==> flow/design.v (excerpt) <==
module main(clk, rst, mem_rdata, mem_addr, mem_wdata, mem_we);
Size in the first run: ~1200 cells after synthesis, ~35 I/O pins.
==> flow/config.mk <==
export PLATFORM = sky130hd
export DESIGN_NAME = main
export DESIGN_NICKNAME = main
export VERILOG_FILES = /design/flow/design.v
export SDC_FILE = /design/flow/constraint.sdc
export NUM_CORES = 4
export LEC_CHECK = 0
export CAP_MARGIN = 20
export CORE_MARGIN = 2
export CORE_UTILIZATION = 56
export SETUP_SLACK_MARGIN = 0.9
export SLEW_MARGIN = 20
==> flow/constraint.sdc <==
create_clock -name core_clock -period 3.28 [get_ports {clk}]
set_input_delay 0.6560 -clock core_clock [delete_from_list [all_inputs] [get_ports {clk}]]
set_output_delay 0.6560 -clock core_clock [all_outputs]
set_load 0.01 [all_outputs]
run.sh (not shown) runs the stock make flow with config.mk's settings and CLKGATE_MAP_FILE=.
The starting point produced a layout that fails on setup timing.
Rerun with:
CORE_UTILIZATION = 40   (was 56)
SETUP_SLACK_MARGIN = default   (was 0.9)
clock period = 5.48 ns   (was 3.28 ns; I/O delays follow)
=> The changed run produced a clean layout. Via count fell by 17%. Routed wire length drops by 21%. Total power fell by 47%. Clock skew goes down by 0.0075 ns. Cell area drops by 15%.
Rerun with:
CORE_UTILIZATION = 33   (was 40)
clock period = 8.07 ns   (was 5.48 ns; I/O delays follow)
Outcome: The new run completed with no timing, DRC or antenna violations. Die area increases by about a fifth. Final cell count decreases by a few percent. Worst setup slack gains 0.23 ns. Hold slack hardly moves. Synthesized cell count does not change. Routed wire length decreases by a few percent. Global-route usage decreases by 5.9 points.
Rerun with:
ABC_AREA = 1   (was default)
CORE_UTILIZATION = 66   (was 33)
CTS_CLUSTER_SIZE = 99   (was default)
clock period = 3.93 ns   (was 8.07 ns; I/O delays follow)
After rerunning: The changed run aborted during 5_1_grt with GRT-0116; area after synthesis decreases slightly; synthesized cell count increases by a quarter to a third; die area decreases by well over a third.
Rerun with:
ABC_AREA = default   (was 1)
CORE_UTILIZATION = 58   (was 66)
CTS_CLUSTER_SIZE = default   (was 99)
clock period = 2.89 ns   (was 3.93 ns; I/O delays follow)
The changed run completed, yet does not pass: setup timing.
Synthesized area climbs by 1.3%.
Die size climbs by 15%.
Synthesized cell count drops by 20%.
Rerun with:
ABC_AREA = 1   (was default)
CORE_UTILIZATION = 72   (was 58)
CTS_CLUSTER_SIZE = 100   (was default)
clock period = 4.93 ns   (was 2.89 ns; I/O delays follow)
After rerunning: The new run completed, yet does not pass: setup timing; flip-flop count stays the same; total power fell by 45%; via count is lower by 1.8%; hold slack is worse by 0.069 ns; die size came out lower by 20%.


main again, from the RTL that the note above started with.
==> flow/config.mk <==
export PLATFORM = sky130hd
export DESIGN_NAME = main
export DESIGN_NICKNAME = main
export VERILOG_FILES = /design/flow/design.v
export SDC_FILE = /design/flow/constraint.sdc
export NUM_CORES = 4
export LEC_CHECK = 0
export CAP_MARGIN = 10
export CORE_MARGIN = 2
export CORE_UTILIZATION = 66
export CTS_CLUSTER_DIAMETER = 88
export SLEW_MARGIN = 20
==> flow/constraint.sdc <==
create_clock -name core_clock -period 4.54 [get_ports {clk}]
set_input_delay 0.9080 -clock core_clock [delete_from_list [all_inputs] [get_ports {clk}]]
set_output_delay 0.9080 -clock core_clock [all_outputs]
set_load 0.01 [all_outputs]
The starting point finished but failed the layout checks on setup timing.
Rerun with:
CAP_MARGIN = 20   (was 10)
CORE_UTILIZATION = 40   (was 66)
CTS_CLUSTER_DIAMETER = default   (was 88)
SETUP_SLACK_MARGIN = 1.4   (was default)
clock period = 5.5 ns   (was 4.54 ns; I/O delays follow)
With this change the flow went through all stages and came out clean.
Clock power came out lower by roughly a tenth.
Via count is lower by about a fifth.
Hold slack is worse by 0.022 ns.
Clock skew went down by 0.0056 ns.
Clock-buffer cell count went up by 1.
Critical path depth goes down by 3.
Total power went down by about a fifth.
Rerun with:
ABC_AREA = 1   (was default)
CORE_UTILIZATION = 72   (was 40)
SETUP_SLACK_MARGIN = default   (was 1.4)
clock period = 8.07 ns   (was 5.5 ns; I/O delays follow)
=> The changed run completed without violations; power came out lower by 36%; register-to-register slack is better by 1.9 ns; sequential share of layout area goes up by 3.8 points; cell area decreases by about 14%.
Rerun with:
ABC_AREA = default   (was 1)
CTS_CLUSTER_SIZE = 57   (was default)
PLACE_DENSITY = 0.65   (was default)
SETUP_SLACK_MARGIN = 0.49   (was default)
clock period = 3.78 ns   (was 8.07 ns; I/O delays follow)
Result: The changed run ended with an error in clock tree synthesis (4_1_cts) with DPL-0038; synthesized area is higher by 1.3%; die area increases by about 1.3%; synthesized cell count is lower by about 20%.
Rerun with:
ABC_AREA = 1   (was default)
CTS_CLUSTER_SIZE = default   (was 57)
PLACE_DENSITY = 0.38   (was 0.65)
SETUP_SLACK_MARGIN = 0.43   (was 0.49)
clock period = 4.96 ns   (was 3.78 ns; I/O delays follow)
What happened: This time the run stopped in global routing (5_1_grt) (GRT-0232); die area drops slightly; synthesized cell count climbs by a quarter to a third; area after synthesis drops slightly.
Rerun with:
ABC_AREA = default   (was 1)
CORE_UTILIZATION = 40   (was 72)
PLACE_DENSITY = default   (was 0.38)
SETUP_SLACK_MARGIN = default   (was 0.43)
clock period = 5.5 ns   (was 4.96 ns; I/O delays follow)
Now the flow passed the timing, design-rule and antenna checks. Die area climbs by 79%. Synthesized area goes up by 1.3%. Synthesized cell count went down by 20%.


main again, from the RTL that the note above started with.
make LEC_CHECK=0 CAP_MARGIN=20 CORE_MARGIN=2 CORE_UTILIZATION=64 SETUP_SLACK_MARGIN=-0.27 SLEW_MARGIN=20 finish   # period 3.76 ns
The first run died in global routing (5_1_grt) on GRT-0232.
==> next run, changes <==
ABC_AREA = 1   (was unset)
CORE_UTILIZATION = 62   (was 64)
SETUP_SLACK_MARGIN = unset   (was -0.27)
clock period = 3.92 ns   (was 3.76 ns; I/O delays follow)
After rerunning:
- The changed run reached the layout checks and failed them: negative setup slack
- synthesized cell count climbs by 25%
- area after synthesis drops by 1.3%
- die size climbs by 1.8%
==> next run, changes <==
ABC_AREA = unset   (was 1)
CORE_UTILIZATION = 64   (was 62)
SETUP_SLACK_MARGIN = 0.94   (was unset)
clock period = 3.76 ns   (was 3.92 ns; I/O delays follow)
After rerunning: This time the run aborted during global routing (5_1_grt), error GRT-0116; synthesized cell count goes down by 20%; die size decreases by 1.8%; area after synthesis came out higher by 1.3%.
Power is estimated from default activity; no workload was simulated.
